==> flow/design.v (excerpt) <==
module Hq2x #(parameter LENGTH = 16, parameter HALF_DEPTH = 1, parameter DWIDTH = HALF_DEPTH ? 11 : 23)
(
	input             clk,
	input             ce_in,
	input  [DWIDTH:0] inputpixel,
	input             mono,
	input             disable_hq2x,
	input             reset_frame,
	input             reset_line,
	input             ce_out,
	input       [1:0] read_y,
	input             hblank,
	output [DWIDTH:0] outpixel
);
For scale: ~2800 flip-flops.
clock: 4.6 ns
lec_check: 0
abc_area: 0
cap_margin: 15
cell_pad_in_sites_detail_placement: 1
cell_pad_in_sites_global_placement: 3
core_aspect_ratio: 0.98
core_margin: 10
core_utilization: 22
cts_cluster_diameter: 241
gpl_routability_driven: 1
gpl_timing_driven: 0
hold_slack_margin: 0.28
max_routing_layer: met4
min_routing_layer: met2
place_density_lb_addon: 0.15
slew_margin: 25
tns_end_percent: 75
run.sh (not shown) runs the stock make flow with config.mk's settings and CLKGATE_MAP_FILE=.
The starting point completed and failed the layout checks on negative setup slack.
==> next run, changes <==
Settings changed: ABC_AREA 0 to not set, CAP_MARGIN 15 to 20, CELL_PAD_IN_SITES_DETAIL_PLACEMENT 1 to not set, CELL_PAD_IN_SITES_GLOBAL_PLACEMENT 3 to not set, CORE_ASPECT_RATIO 0.98 to not set, CORE_MARGIN 10 to 2, CORE_UTILIZATION 22 to 45, CTS_CLUSTER_DIAMETER 241 to not set, GPL_ROUTABILITY_DRIVEN 1 to not set, GPL_TIMING_DRIVEN 0 to not set, HOLD_SLACK_MARGIN 0.28 to not set, MAX_ROUTING_LAYER met4 to not set, MIN_ROUTING_LAYER met2 to not set, PLACE_DENSITY set to 0.6, PLACE_DENSITY_LB_ADDON 0.15 to not set, SLEW_MARGIN 25 to 20, TNS_END_PERCENT 75 to not set.
Clock period 4.6 ns to 4.5 ns, I/O delays scaled along.
The changed run completed and failed the layout checks on negative setup slack.
First-iteration DRC count drops by 31%.
Clock skew is lower by 0.017 ns.
Die size fell by 53%.
==> next run, changes <==
Settings changed: SETUP_SLACK_MARGIN set to -0.24.
Clock period 4.5 ns to 7.21 ns, I/O delays scaled along.
Outcome: The changed run completed with no timing, DRC or antenna violations. Hold slack gets better by 0.033 ns. Final area goes down by 5.9%. Setup slack improved by 1.6 ns. Utilization decreases by 3.2 points. Die area is unchanged. Total power shrinks by 43%. Cell count goes down by 6.6%. Flip-flop count is unchanged. Non-clock buffer count is lower by 802. Register-to-register slack gains 1.6 ns. Clock skew came out lower by 0.025 ns.
==> next run, changes <==
Settings changed: CORE_UTILIZATION 45 to 65, MAX_ROUTING_LAYER set to met4, SETUP_SLACK_MARGIN -0.24 to not set.
Clock period 7.21 ns to 6.31 ns, I/O delays scaled along.
The changed run went through all stages and came out clean.
Sequential share of layout area hardly moves.
Routed wire length went up by 0.99%.
Final area stays flat.
Worst setup slack is worse by 0.029 ns.
Register-to-register slack is worse by 0.03 ns.
Power went up by 16%.
Utilization went up by 23 points.
Final cell count went down by 8.7%.
==> next run, changes <==
Settings changed: ABC_AREA set to 1, CAP_MARGIN 20 to 40, CORE_UTILIZATION 65 to 72, MAX_ROUTING_LAYER met4 to not set.
Clock period 6.31 ns to 4.69 ns, I/O delays scaled along.
What happened: The changed run finished with negative setup slack left. Routed wire length grows by 27%. Via count grows by about 40%. Sequential share of layout area shrinks by 4.2 points.

* * *

Starting RTL as in the previous note.
clock: 4.6 ns
lec_check: 0
abc_area: 0
cap_margin: 15
cell_pad_in_sites_detail_placement: 1
core_aspect_ratio: 0.98
core_margin: 10
core_utilization: 22
gpl_routability_driven: 1
hold_slack_margin: 0.28
max_routing_layer: met4
min_routing_layer: met2
place_density_lb_addon: 0.15
slew_margin: 25
tns_end_percent: 75
The baseline completed and failed the layout checks on negative setup slack.
Then changed:
==> flow/config.mk (replaced) <==
export PLATFORM = sky130hd
export DESIGN_NAME = Hq2x
export DESIGN_NICKNAME = Hq2x
export VERILOG_FILES = /design/flow/design.v
export SDC_FILE = /design/flow/constraint.sdc
export NUM_CORES = 4
export LEC_CHECK = 0
export CAP_MARGIN = 5
export CORE_MARGIN = 2
export CORE_UTILIZATION = 72
export PLACE_DENSITY = 0.37
export SLEW_MARGIN = 20
==> flow/constraint.sdc (replaced) <==
create_clock -name core_clock -period 4.01 [get_ports {clk}]
set_input_delay 0.8020 -clock core_clock [delete_from_list [all_inputs] [get_ports {clk}]]
set_output_delay 0.8020 -clock core_clock [all_outputs]
set_load 0.01 [all_outputs]
What happened: The new run finished but failed the layout checks on negative setup slack; via count came out lower by 13%; combinational power grows by 9.0%; clock-buffer cell count goes down by 67.
Then changed:
--- a/flow/config.mk
+++ b/flow/config.mk
@@ -6,7 +6,6 @@
 export NUM_CORES = 4
 export LEC_CHECK = 0
-export CAP_MARGIN = 5
+export CAP_MARGIN = 20
 export CORE_MARGIN = 2
-export CORE_UTILIZATION = 72
-export PLACE_DENSITY = 0.37
+export CORE_UTILIZATION = 67
 export SLEW_MARGIN = 20
- The changed run completed and failed the layout checks on negative setup slack
- sequential power is about the same
- non-clock buffer count climbs by 68
- cell count goes up by a few percent
Then changed:
--- a/flow/config.mk
+++ b/flow/config.mk
@@ -8,4 +8,5 @@
 export CAP_MARGIN = 20
 export CORE_MARGIN = 2
-export CORE_UTILIZATION = 67
+export CORE_UTILIZATION = 45
+export PLACE_DENSITY = 0.6
 export SLEW_MARGIN = 20
==> flow/constraint.sdc (replaced) <==
create_clock -name core_clock -period 8.0 [get_ports {clk}]
set_input_delay 1.6000 -clock core_clock [delete_from_list [all_inputs] [get_ports {clk}]]
set_output_delay 1.6000 -clock core_clock [all_outputs]
set_load 0.01 [all_outputs]
With this change the flow ran to the end with no violations.
Sequential power drops by about 50%.
Count of clock-buffer cells in the layout grows by 10.
Hold slack improves by 0.038 ns.
Non-clock buffer count falls by 857.
Power is estimated from default activity; no workload was simulated.
